== build 54 ==
## complex_mean_square
module complex_mean_square (
    input wire i_clk,
    input wire i_arst,
    input wire i_en,
    input wire [2:0] i_log2_samples,
    input wire        i_valid,
    input wire [31:0] i_y,
    input wire [31:0] i_y_hat,
    output reg        o_valid,
    output reg [63:0] o_data
);
For scale: about 87 flip-flops, roughly 140 I/O pins, ~0.037 sq mm of cells after synthesis.
Settings: LEC_CHECK=0, CAP_MARGIN=20, CELL_PAD_IN_SITES_DETAIL_PLACEMENT=0, CORE_ASPECT_RATIO=0.5, CORE_MARGIN=9, CORE_UTILIZATION=57, CTS_CLUSTER_DIAMETER=94, GPL_TIMING_DRIVEN=0, PLACE_DENSITY_LB_ADDON=0.02, SETUP_SLACK_MARGIN=2.25, SLEW_MARGIN=40, TNS_END_PERCENT=20; clock period 7.64 ns.
run.sh (not shown) runs the stock make flow with config.mk's settings and CLKGATE_MAP_FILE=.
To summarise build 54: no stage aborted, but the layout did not pass its checks, failing on setup timing.
Input-level comparison between build 96 and build 54:
# build 54
export LEC_CHECK = 0
export CAP_MARGIN = 20
export CELL_PAD_IN_SITES_DETAIL_PLACEMENT = 0
export CORE_ASPECT_RATIO = 0.5
export CORE_MARGIN = 9
export CORE_UTILIZATION = 57
export CTS_CLUSTER_DIAMETER = 94
export GPL_TIMING_DRIVEN = 0
export PLACE_DENSITY_LB_ADDON = 0.02
export SETUP_SLACK_MARGIN = 2.25
export SLEW_MARGIN = 40
export TNS_END_PERCENT = 20
create_clock -name core_clock -period 7.64 [get_ports {i_clk}]
# build 96
export LEC_CHECK = 0
export CAP_MARGIN = 20
export CELL_PAD_IN_SITES_DETAIL_PLACEMENT = 2
export CORE_MARGIN = 9
export CORE_UTILIZATION = 31
export GPL_ROUTABILITY_DRIVEN = 0
export GPL_TIMING_DRIVEN = 1
export PLACE_DENSITY_LB_ADDON = 0.02
export SETUP_SLACK_MARGIN = 0.7
export SLEW_MARGIN = 40
export TNS_END_PERCENT = 20
create_clock -name core_clock -period 7.64 [get_ports {i_clk}]
==> results <==
In build 96 the implementation completed, yet the final layout does not meet the checks, the culprit being setup timing. The flow for build 54 finished, though final verification flagged setup timing. In the tables for build 96 and build 54, combinational cell area excluding buffers and inverters reads lower with build 96. In the flow results for build 96 and build 54, the total length of routed met2 wires is larger on build 96. Stage delay of the slowest cell on the critical path ends up lower on build 96. Re minimum clock period: build 54 was higher than build 96. Cmp build 96 and build 54 / total setup violations reported at the end of the flow / lower: build 96. Cell area after layout is lower on build 54.
[inputs] build 32 vs build 96
# build 96
export LEC_CHECK = 0
export CAP_MARGIN = 20
export CELL_PAD_IN_SITES_DETAIL_PLACEMENT = 2
export CORE_MARGIN = 9
export CORE_UTILIZATION = 31
export GPL_ROUTABILITY_DRIVEN = 0
export GPL_TIMING_DRIVEN = 1
export PLACE_DENSITY_LB_ADDON = 0.02
export SETUP_SLACK_MARGIN = 0.7
export SLEW_MARGIN = 40
export TNS_END_PERCENT = 20
create_clock -name core_clock -period 7.64 [get_ports {i_clk}]
# build 32
export LEC_CHECK = 0
export ABC_AREA = 1
export CAP_MARGIN = 20
export CELL_PAD_IN_SITES_DETAIL_PLACEMENT = 0
export CORE_MARGIN = 9
export CORE_UTILIZATION = 57
export CTS_CLUSTER_DIAMETER = 94
export CTS_CLUSTER_SIZE = 97
export GPL_TIMING_DRIVEN = 0
export PLACE_DENSITY_LB_ADDON = 0.02
export SETUP_SLACK_MARGIN = -0.09
export SLEW_MARGIN = 40
export TNS_END_PERCENT = 20
create_clock -name core_clock -period 7.64 [get_ports {i_clk}]
## What came out
Looking at area growth from synthesis to final layout, build 32 sits 6.4 points below build 96.
In build 32, biggest fanout along the worst timing path is higher than in build 96.
The more densely filled core belongs to build 32, not build 96.
Delta (build 32 minus build 96): sequential share of layout area did not really move, cell count in the Yosys report went up, worst hold slack went down.
Critical path endpoint: o_data[61] -> build 32, o_data[62] -> build 96
Going from build 96 to build 32, portion of the clock cycle consumed by the worst path in the final layout shrinks by 15 points.
Diff build 32..build 96 | final wirelength | negligible
Across build 96 and build 32, no clean finish was achieved.
Build 96 ran in full, but the layout does not pass; the checks complain about setup timing.
Changes in build 41 relative to build 32:
# build 32
export LEC_CHECK = 0
export ABC_AREA = 1
export CAP_MARGIN = 20
export CELL_PAD_IN_SITES_DETAIL_PLACEMENT = 0
export CORE_MARGIN = 9
export CORE_UTILIZATION = 57
export CTS_CLUSTER_DIAMETER = 94
export CTS_CLUSTER_SIZE = 97
export GPL_TIMING_DRIVEN = 0
export PLACE_DENSITY_LB_ADDON = 0.02
export SETUP_SLACK_MARGIN = -0.09
export SLEW_MARGIN = 40
export TNS_END_PERCENT = 20
create_clock -name core_clock -period 7.64 [get_ports {i_clk}]
# build 41
export LEC_CHECK = 0
export CAP_MARGIN = 20
export CELL_PAD_IN_SITES_DETAIL_PLACEMENT = 0
export CORE_MARGIN = 2
export CORE_UTILIZATION = 57
export GPL_TIMING_DRIVEN = 1
export PLACE_DENSITY_LB_ADDON = 0.02
export SETUP_SLACK_MARGIN = 1.57
export SLEW_MARGIN = 40
export TNS_END_PERCENT = 20
create_clock -name core_clock -period 7.64 [get_ports {i_clk}]
## What came out
To summarise build 41: no stage aborted, but the layout did not pass its checks, failing on setup timing. Re number of antenna violations at the first check in global routing: build 41 is 3 down on build 32. Where total die size is concerned, build 32 is outperformed by build 41. Looking at highest metal layer with signal wires, the met4 result is from build 41; the met5 one comes from build 32. Build 41 reports a lower met1 track demand over resource in global routing than build 32 does. Endpoint of the most critical setup path = o_data[63]: build 41; endpoint of the most critical setup path = o_data[61]: build 32. On diode insertion count for antenna repair, the higher figure sits with build 32, not build 41. Relative to build 32, the maximum frequency measured on build 41 has decreased by a little under 10%. Sequential share of layout area: build 41 vs build 32 — no meaningful difference. Between build 41 and build 32, it is build 41 whose net total in the final layout is lower, by about 6.6%.

Starting RTL as in the previous note.
Settings: LEC_CHECK=0, CAP_MARGIN=20, CELL_PAD_IN_SITES_DETAIL_PLACEMENT=0, CORE_MARGIN=2, CORE_UTILIZATION=72, CTS_CLUSTER_SIZE=49, GPL_TIMING_DRIVEN=1, HOLD_SLACK_MARGIN=-0.09, PLACE_DENSITY=0.65, SETUP_SLACK_MARGIN=-0.55, SLEW_MARGIN=10, TNS_END_PERCENT=20; clock period 10.0 ns.
The starting point finished with negative setup slack left.
Change:
CELL_PAD_IN_SITES_DETAIL_PLACEMENT = not set   (was 0)
CTS_CLUSTER_SIZE = 99   (was 49)
GPL_TIMING_DRIVEN = not set   (was 1)
HOLD_SLACK_MARGIN = not set   (was -0.09)
PLACE_DENSITY = not set   (was 0.65)
SETUP_SLACK_MARGIN = not set   (was -0.55)
SLEW_MARGIN = 20   (was 10)
TNS_END_PERCENT = not set   (was 20)
clock period = 7.39 ns   (was 10.0 ns; I/O delays follow)
The changed run died in 5_1_grt on GRT-0232.
Die area stays the same.
Synthesized area is unchanged.
Synthesized cell count does not change.

complex_mean_square again, from the RTL that the note above started with.
// complex_mean_square
module complex_mean_square (
    input wire i_clk,
    input wire i_arst,
    input wire i_en,
    input wire [2:0] i_log2_samples,
    input wire        i_valid,
    input wire [31:0] i_y,
    input wire [31:0] i_y_hat,
    output reg        o_valid,
    output reg [63:0] o_data
);
    wire [31:0] y_diff_w;
    wire [63:0] sq_diff_complex_w;
    wire        sq_diff_valid_w;
    wire [63:0] sum_res_w;
    wire [8:0]  num_samples_w = 1 << i_log2_samples;
    reg [8:0]  sample_rx_cnt_r;
    reg [8:0]  sample_proc_cnt_r;
    reg [1:0]  state_r, next_state_r;
    localparam S_IDLE      = 2'b00;
    localparam S_INIT      = 2'b01;
    localparam S_COMPUTING = 2'b10;
    localparam S_FINALIZE  = 2'b11;
    complex_adder_subtractor #(.WIDTH(32)) y_difference_module (
        .a(i_y),
        .b(i_y_hat),
        .addNotSub(1'b0),
        .result(y_diff_w)
    );
    complex_multiplier cpow_calculator (
        .a(y_diff_w),
        .b(y_diff_w),
        .result(sq_diff_complex_w)
    );
    assign sq_diff_valid_w = i_valid;
    complex_adder_subtractor #(.WIDTH(64)) square_sum (
        .a(o_data),  
        .b(sq_diff_complex_w),
        .addNotSub(1'b1),
        .result(sum_res_w)
    );
    always @(posedge i_clk or posedge i_arst) begin
        if (i_arst)
            state_r <= S_IDLE;
        else
            state_r <= next_state_r;
    end
    always @(*) begin
        next_state_r = state_r;
        case (state_r)
            S_IDLE:      if (i_en) next_state_r = S_INIT;
            S_INIT:      next_state_r = S_COMPUTING;
            S_COMPUTING: if (sample_rx_cnt_r == num_samples_w && sample_proc_cnt_r == num_samples_w)
                             next_state_r = S_FINALIZE;
            S_FINALIZE:  next_state_r = S_IDLE;
            default:     next_state_r = S_IDLE;
        endcase
    end
    always @(posedge i_clk or posedge i_arst) begin
        if (i_arst) begin
            o_valid           <= 1'b0;
            o_data            <= 64'b0;
            sample_rx_cnt_r   <= 9'b0;
  ...
Settings: LEC_CHECK=0, ABC_AREA=1, CAP_MARGIN=20, CORE_MARGIN=2, CORE_UTILIZATION=72, CTS_CLUSTER_DIAMETER=192, CTS_CLUSTER_SIZE=99, HOLD_SLACK_MARGIN=0.3, SETUP_SLACK_MARGIN=-0.38, SLEW_MARGIN=40; clock period 5.59 ns.
The baseline did not get past global routing (5_1_grt) (GRT-0116).
Rerun with:
ABC_AREA = not set   (was 1)
CTS_CLUSTER_DIAMETER = not set   (was 192)
CTS_CLUSTER_SIZE = not set   (was 99)
HOLD_SLACK_MARGIN = not set   (was 0.3)
MAX_ROUTING_LAYER = met4   (was not set)
SETUP_SLACK_MARGIN = not set   (was -0.38)
SLEW_MARGIN = 20   (was 40)
clock period = 10.3 ns   (was 5.59 ns; I/O delays follow)
Effect: The changed run ran to the end with violations: negative setup slack; die area drops by 3.1%; area after synthesis drops by 3.2%; synthesized cell count drops by 16%.
Rerun with:
CORE_UTILIZATION = 57   (was 72)
MAX_ROUTING_LAYER = not set   (was met4)
clock period = 5.26 ns   (was 10.3 ns; I/O delays follow)
The new run completed, yet does not pass: negative setup slack.
Final cell count went up by about 6%.
Hold slack hardly moves.
Worst setup slack loses 3.6 ns.
Synthesized cell count does not change.
Rerun with:
ABC_AREA = 1   (was not set)
CORE_UTILIZATION = 64   (was 57)
CTS_CLUSTER_DIAMETER = 387   (was not set)
CTS_CLUSTER_SIZE = 98   (was not set)
PLACE_DENSITY = 0.42   (was not set)
TNS_END_PERCENT = 10   (was not set)
Result: The new run reached the layout checks and failed them: negative setup slack. Via count increases by about 18%. Utilization increases by 9.0 points. Global-route usage increases by 8.8 points. Design area increases by 2.7%. Cell count increases by 12%. Wire length increases by 18%. Maximum frequency increases by 11%. First-iteration DRC count increases by about 50%. Worst setup slack gets better by 0.98 ns.
Rerun with:
ABC_AREA = not set   (was 1)
CORE_UTILIZATION = 40   (was 64)
CTS_CLUSTER_DIAMETER = not set   (was 387)
CTS_CLUSTER_SIZE = not set   (was 98)
PLACE_DENSITY = not set   (was 0.42)
TNS_END_PERCENT = not set   (was 10)
clock period = 13.5 ns   (was 5.26 ns; I/O delays follow)
Effect: The new run finished clean; hold slack loses 0.014 ns; design area goes down by 18%; synthesized area goes down by 3.2%; via count shrinks by about 23%; global-route usage went down by 20 points; critical path depth decreases by 2; worst setup slack gains 4.4 ns.
